==> build 9 <==
==> flow/design.v <==
`default_nettype none
`timescale 1ns / 1ps
module mul #(
    WIDTH=25,   
    FBITS=20    
    )(
    input wire signed [WIDTH-1:0] a,    
    input wire signed [WIDTH-1:0] b,    
    output reg signed [WIDTH-1:0] val   
    );
    localparam IBITS = WIDTH - FBITS;     
    localparam MSB = 2*WIDTH - IBITS - 1;  
    localparam LSB = WIDTH - IBITS;        
    localparam HALF = {1'b1, {FBITS-1{1'b0}}}; 
    reg sig_diff;   
    reg signed [WIDTH-1:0] a1, b1;   
    reg signed [WIDTH-1:0] prod_t;   
    reg signed [2*WIDTH-1:0] prod;   
    reg [FBITS-1:0] rbits;           
    reg round;   
    reg even;    
    reg signed [WIDTH-1:0] u_result;    
    always @(*) begin
        sig_diff = a[WIDTH-1] ^ b[WIDTH-1];
        a1 = a[WIDTH-1] ? -a : a;    
        b1 = b[WIDTH-1] ? -b : b;    
        prod = a1 * b1;  
        prod_t = prod[MSB:LSB];  
        rbits  = prod[FBITS-1:0];  
        round  = prod[FBITS-1];    
        even  = ~prod[FBITS];      
         u_result = (round && !(even && rbits == HALF)) ? prod_t + 25'b1 : prod_t;  
         val = sig_diff ? -u_result : u_result;
        end
endmodule
`timescale 1ns / 1ps
 module random(
  output wire [31:0] out,
  input wire clk,  
  input wire reset,
  input wire request        
  ); 
  parameter [31:0] mod = 32'b1000_0000_0000_0000_0000_0000_0000_0000;  
  parameter [31:0] a = 32'd22695477;    
  parameter [31:0] c = 32'b1;            
  reg [31:0] temp;              
  reg [63:0] temp1;             
  reg [31:0] temp2;             
  reg [31:0] temp_out;          
  reg [1:0] state;              
always @(posedge clk) begin
        if(state == 2'b00)
            temp1 <= temp * a + c;   
        else if(state == 2'b01)
            temp2 <= temp1 % mod;    
end
always @(posedge clk or posedge reset) begin
        if (reset) begin
            temp <= 32'd13;
            state <= 2'b00;
            temp_out <= 32'd0;
        end
        else begin
            if(state == 2'b00) begin 
                state <= 2'b01;
            end
            else if(state == 2'b01) begin
                state <= 2'b10;
            end
            else begin
                temp <= temp2;         
                if(request) 
                    state <= 2'b00;    
            end
            if (request)
                temp_out <= temp2;
        end
end
assign out = temp_out;
 endmodule
`default_nettype none
`timescale 1ns / 1ps
module barnsley #(
    FP_WIDTH=25,    
    FP_INT=5       
    ) (
    input  wire clk,                                     
    input wire reset,                                    
    output wire [19:0] iter_max,                          
    input wire iter_change,                              
    output reg done,                                     
    output wire complete,                                
    output reg signed [FP_WIDTH-1:0] xn,                 
    output reg signed [FP_WIDTH-1:0] yn
    );
    reg signed [FP_WIDTH-1:0] mul_a_1, mul_b_1, mul_a_2, mul_b_2;
    wire signed [FP_WIDTH-1:0] mul_val_1, mul_val_2;
    mul #(.WIDTH(FP_WIDTH), .FBITS(FP_WIDTH - FP_INT)) mul_inst_0 (
        /*verilator lint_on PINCONNECTEMPTY*/
        .a(mul_a_1),
        .b(mul_b_1),
        .val(mul_val_1)
    );
    mul #(.WIDTH(FP_WIDTH), .FBITS(FP_WIDTH - FP_INT)) mul_inst_1 (
        /*verilator lint_on PINCONNECTEMPTY*/
        .a(mul_a_2),
        .b(mul_b_2),
        .val(mul_val_2)
    );
    wire [31:0] random_out;
    random random_inst(.out(random_out), .clk(clk), .reset(reset), .request(done) );
    reg [19:0] n;
    reg signed [FP_WIDTH-1:0] x;
    reg signed [FP_WIDTH-1:0] y;
    reg [3:0] state;  
    reg [19:0] iter_value;
    reg iter_reg;
    wire iter_button;
    always @(posedge clk) 
    begin
        iter_reg <= iter_change;
    end
    assign iter_button = iter_change & ~iter_reg;
    localparam signed [FP_WIDTH-1:0] FP_0_16 = 25'b0000000101000111101011100;  
    localparam signed [FP_WIDTH-1:0] FP_0_15 = 25'b0000000100110011001100110;  
    localparam signed [FP_WIDTH-1:0] NFP_0_15 = 25'b1111111011001100110011010;  
    localparam signed [FP_WIDTH-1:0] FP_0_85 = 25'b0000011011001100110011001;  
    localparam signed [FP_WIDTH-1:0] FP_0_04 = 25'b0000000001010001111010111;   
    localparam signed [FP_WIDTH-1:0] NFP_0_04 = 25'b1111110011001100110011010;  
    localparam signed [FP_WIDTH-1:0] FP_0_2  = 25'b0000000110011001100110011;   
    localparam signed [FP_WIDTH-1:0] FP_0_23 = 25'b0000000111010111000010100;  
    localparam signed [FP_WIDTH-1:0] FP_0_22 = 25'b0000000111000010100011110;  
    localparam signed [FP_WIDTH-1:0] FP_0_24 = 25'b0000000111101011100001010;  
    localparam signed [FP_WIDTH-1:0] FP_0_26 = 25'b0000001000010100011110101;  
    localparam signed [FP_WIDTH-1:0] NFP_0_26 = 25'b1111110111101011100001011; 
    localparam signed [FP_WIDTH-1:0] FP_0_28 = 25'b0000001000111101011100001;  
    localparam signed [FP_WIDTH-1:0] FP_1_5  = 25'b0000110000000000000000000;  
    assign complete = (n >= iter_value);
    always @(posedge clk or posedge reset) 
    begin
        if (reset) 
            begin
                x <= 0;  y <= 0;
                xn <= 0; yn <= 0;
                n <= 0;  done <= 0;
                state <= 0;
                iter_value <= 1000;
            end
        else if (iter_button) 
            begin
                done <= 0;
                if (iter_value < 10000)
                    iter_value <= iter_value + 3000; 
            end
        else if (complete)
            done <= 0;
        else
            begin
                case (state)
                    4'b0000: 
                    begin
                        done <= 0;
                        state <= 4'b0001;
                    end
                    4'b0001: 
                    begin
                        done <= 0;
                        if (random_out < 32'd21474836)
                                xn <= 0;
                        else if (random_out < 32'd1846835936)
                            begin 
                                mul_a_1 <= x;
                                mul_b_1 <= FP_0_85;  
                                mul_a_2 <= y;
                                mul_b_2 <= FP_0_04;  
                            end
                        else if (random_out < 32'd1997159792)
                            begin 
                                mul_a_1 <= x;
                                mul_b_1 <= FP_0_2;  
                                mul_a_2 <= y;
                                mul_b_2 <= (FP_0_26);  
                            end
                        else 
                            begin
                                mul_a_1 <= x;
                                mul_b_1 <= (FP_0_15);  
                                mul_a_2 <= y;
                                mul_b_2 <= FP_0_28;  
                            end
                        state <= 4'b0010;
                    end
                    4'b0010: 
                    begin
                        done <= 0;
                        if (random_out < 32'd21474836)
                                xn <= 0;
                        else if (random_out < 32'd1846835936)
                            begin
                                xn <= mul_val_1 + mul_val_2; 
                            end
                        else if (random_out < 32'd1997159792)
                            begin 
                                xn <= mul_val_1 - mul_val_2; 
                            end
                        else 
                            begin
                                xn <= -mul_val_1 + mul_val_2;
                            end
                        state <= 4'b0011;
                    end
                    4'b0011: 
                    begin
                        done <= 0;
                        if (random_out < 32'd21474836)
                            begin
                                mul_a_1 <= FP_0_16;  
                                mul_b_1 <= y; 
                            end
                        else if (random_out < 32'd1846835936)
                            begin 
                                mul_a_1 <= x;
                                mul_b_1 <= (FP_0_04);  
                                mul_a_2 <= y;
                                mul_b_2 <= FP_0_85;  
                            end
                        else if (random_out < 32'd1997159792)
                            begin 
                                mul_a_1 <= x;
                                mul_b_1 <= FP_0_23;  
                                mul_a_2 <= y;
                                mul_b_2 <= FP_0_22;  
                            end
                        else 
                            begin
                                mul_a_1 <= x;
                                mul_b_1 <= FP_0_26;  
                                mul_a_2 <= y;
                                mul_b_2 <= FP_0_24;  
                            end
                        state <= 4'b0100;
                    end 
                    4'b0100: 
                    begin
                        done <= 0;
                        if (random_out < 32'd21474836)
                            begin
                                yn <= mul_val_1;
                            end
                        else if (random_out < 32'd1846835936) 
                            begin 
                                yn <= -mul_val_1 + mul_val_2 + FP_1_5;
                            end
                        else if (random_out < 32'd1997159792)
                            begin 
                                yn <= mul_val_1 + mul_val_2 + FP_1_5;
                            end
                        else 
                            begin
                                yn <= mul_val_1 + mul_val_2;
                            end
                        state <= 4'b0101;
                    end                     
                    4'b0101:
                    begin
                        x <= xn;
                        y <= yn;
                        n <= n + 1;
                        done <= 1;
                        state <= 4'b0000;
                    end
                endcase
            end
    end
    assign iter_max = iter_value;
endmodule
==> flow/run.sh <==
#!/bin/bash
# the make line also repeats each setting of config.mk as NAME=value (left out here)
make -C /OpenROAD-flow-scripts/flow DESIGN_CONFIG=/design/flow/config.mk WORK_HOME=/design/flow/orfs CLKGATE_MAP_FILE= finish
==> flow/config.mk <==
export PLATFORM = sky130hd
export DESIGN_NAME = barnsley
export DESIGN_NICKNAME = barnsley
export VERILOG_FILES = /design/flow/design.v
export SDC_FILE = /design/flow/constraint.sdc
export NUM_CORES = 4
export LEC_CHECK = 0
export CAP_MARGIN = 20
export CORE_MARGIN = 2
export CORE_UTILIZATION = 72
export CTS_CLUSTER_DIAMETER = 28
export MAX_ROUTING_LAYER = met4
export PLACE_DENSITY_LB_ADDON = 0.24
export SETUP_SLACK_MARGIN = 2.54
export SLEW_MARGIN = 20
export TNS_END_PERCENT = 5
==> flow/constraint.sdc <==
create_clock -name core_clock -period 10.5 [get_ports {clk}]
set_input_delay 2.1000 -clock core_clock [delete_from_list [all_inputs] [get_ports {clk}]]
set_output_delay 2.1000 -clock core_clock [all_outputs]
set_load 0.01 [all_outputs]
==> inputs of build 57, as changes to build 9 <==
CELL_PAD_IN_SITES_GLOBAL_PLACEMENT = 3   (was unset)
CORE_MARGIN = 5   (was 2)
CORE_UTILIZATION = 57   (was 72)
CTS_CLUSTER_DIAMETER = unset   (was 28)
CTS_CLUSTER_SIZE = 71   (was unset)
MAX_ROUTING_LAYER = unset   (was met4)
PLACE_DENSITY_LB_ADDON = unset   (was 0.24)
SETUP_SLACK_MARGIN = 1.9   (was 2.54)
TNS_END_PERCENT = unset   (was 5)
==> flow/constraint.sdc (replaced) <==
create_clock -name core_clock -period 15.0 [get_ports {clk}]
set_input_delay 3.0000 -clock core_clock [delete_from_list [all_inputs] [get_ports {clk}]]
set_output_delay 3.0000 -clock core_clock [all_outputs]
set_load 0.01 [all_outputs]
==> inputs of build 51, as changes to build 9 <==
CORE_UTILIZATION = 65   (was 72)
CTS_CLUSTER_DIAMETER = unset   (was 28)
MAX_ROUTING_LAYER = unset   (was met4)
PLACE_DENSITY_LB_ADDON = unset   (was 0.24)
SETUP_SLACK_MARGIN = unset   (was 2.54)
TNS_END_PERCENT = unset   (was 5)
==> flow/constraint.sdc (replaced) <==
create_clock -name core_clock -period 12.2 [get_ports {clk}]
set_input_delay 2.4400 -clock core_clock [delete_from_list [all_inputs] [get_ports {clk}]]
set_output_delay 2.4400 -clock core_clock [all_outputs]
set_load 0.01 [all_outputs]
==> impl_metrics.py <==
# Physical implementation metrics
metrics = {
    "floorplan": {
        "fp-utilization": 0.572,
        "die_h_um": 359,
        "core_sq_um": 121000,
        "dieWidth_um": 359,
        "die-area_sq_um": 129000,
        "rows": 128,
    },
    "status": {
        "lastStage": "global placement without I/O",
        "error": "[ERROR GPL-0301] Utilization 109.975 % exceeds 100%.",
        "status": "did not finish",
    },
}
The numbers above come from build 57.

==> impl_metrics.py <==
# Physical implementation metrics
metrics = {
    "floorplan": {
        "die-area_sq_um": 98900,
        "dieWidth_um": 314,
        "fp-utilization": 0.728,
        "rows": 113,
        "core_sq_um": 95300,
        "die_h_um": 314,
    },
    "status": {
        "error": "[ERROR GRT-0232] Routing congestion too high. Check the congestion heatmap in the GUI.",
        "status": "did not finish",
        "lastStage": "global routing",
    },
}
The numbers above come from build 9.

==> impl_metrics.py <==
# Physical implementation metrics
metrics = {
    "status": {
        "status": "failed layout checks",
        "violations": "setup timing",
    },
    "floorplan": {
        "fp-utilization": 0.657,
        "well_tap_count": 1391,
        "dieWidth_um": 331,
        "core_sq_um": 106000,
    },
    "final_timing": {
        "setup_viol": 18,
        "setup_slack_ns": -0.703,
    },
    "min_path": {
        "hold_depth": 0,
    },
}
The numbers above come from build 51.

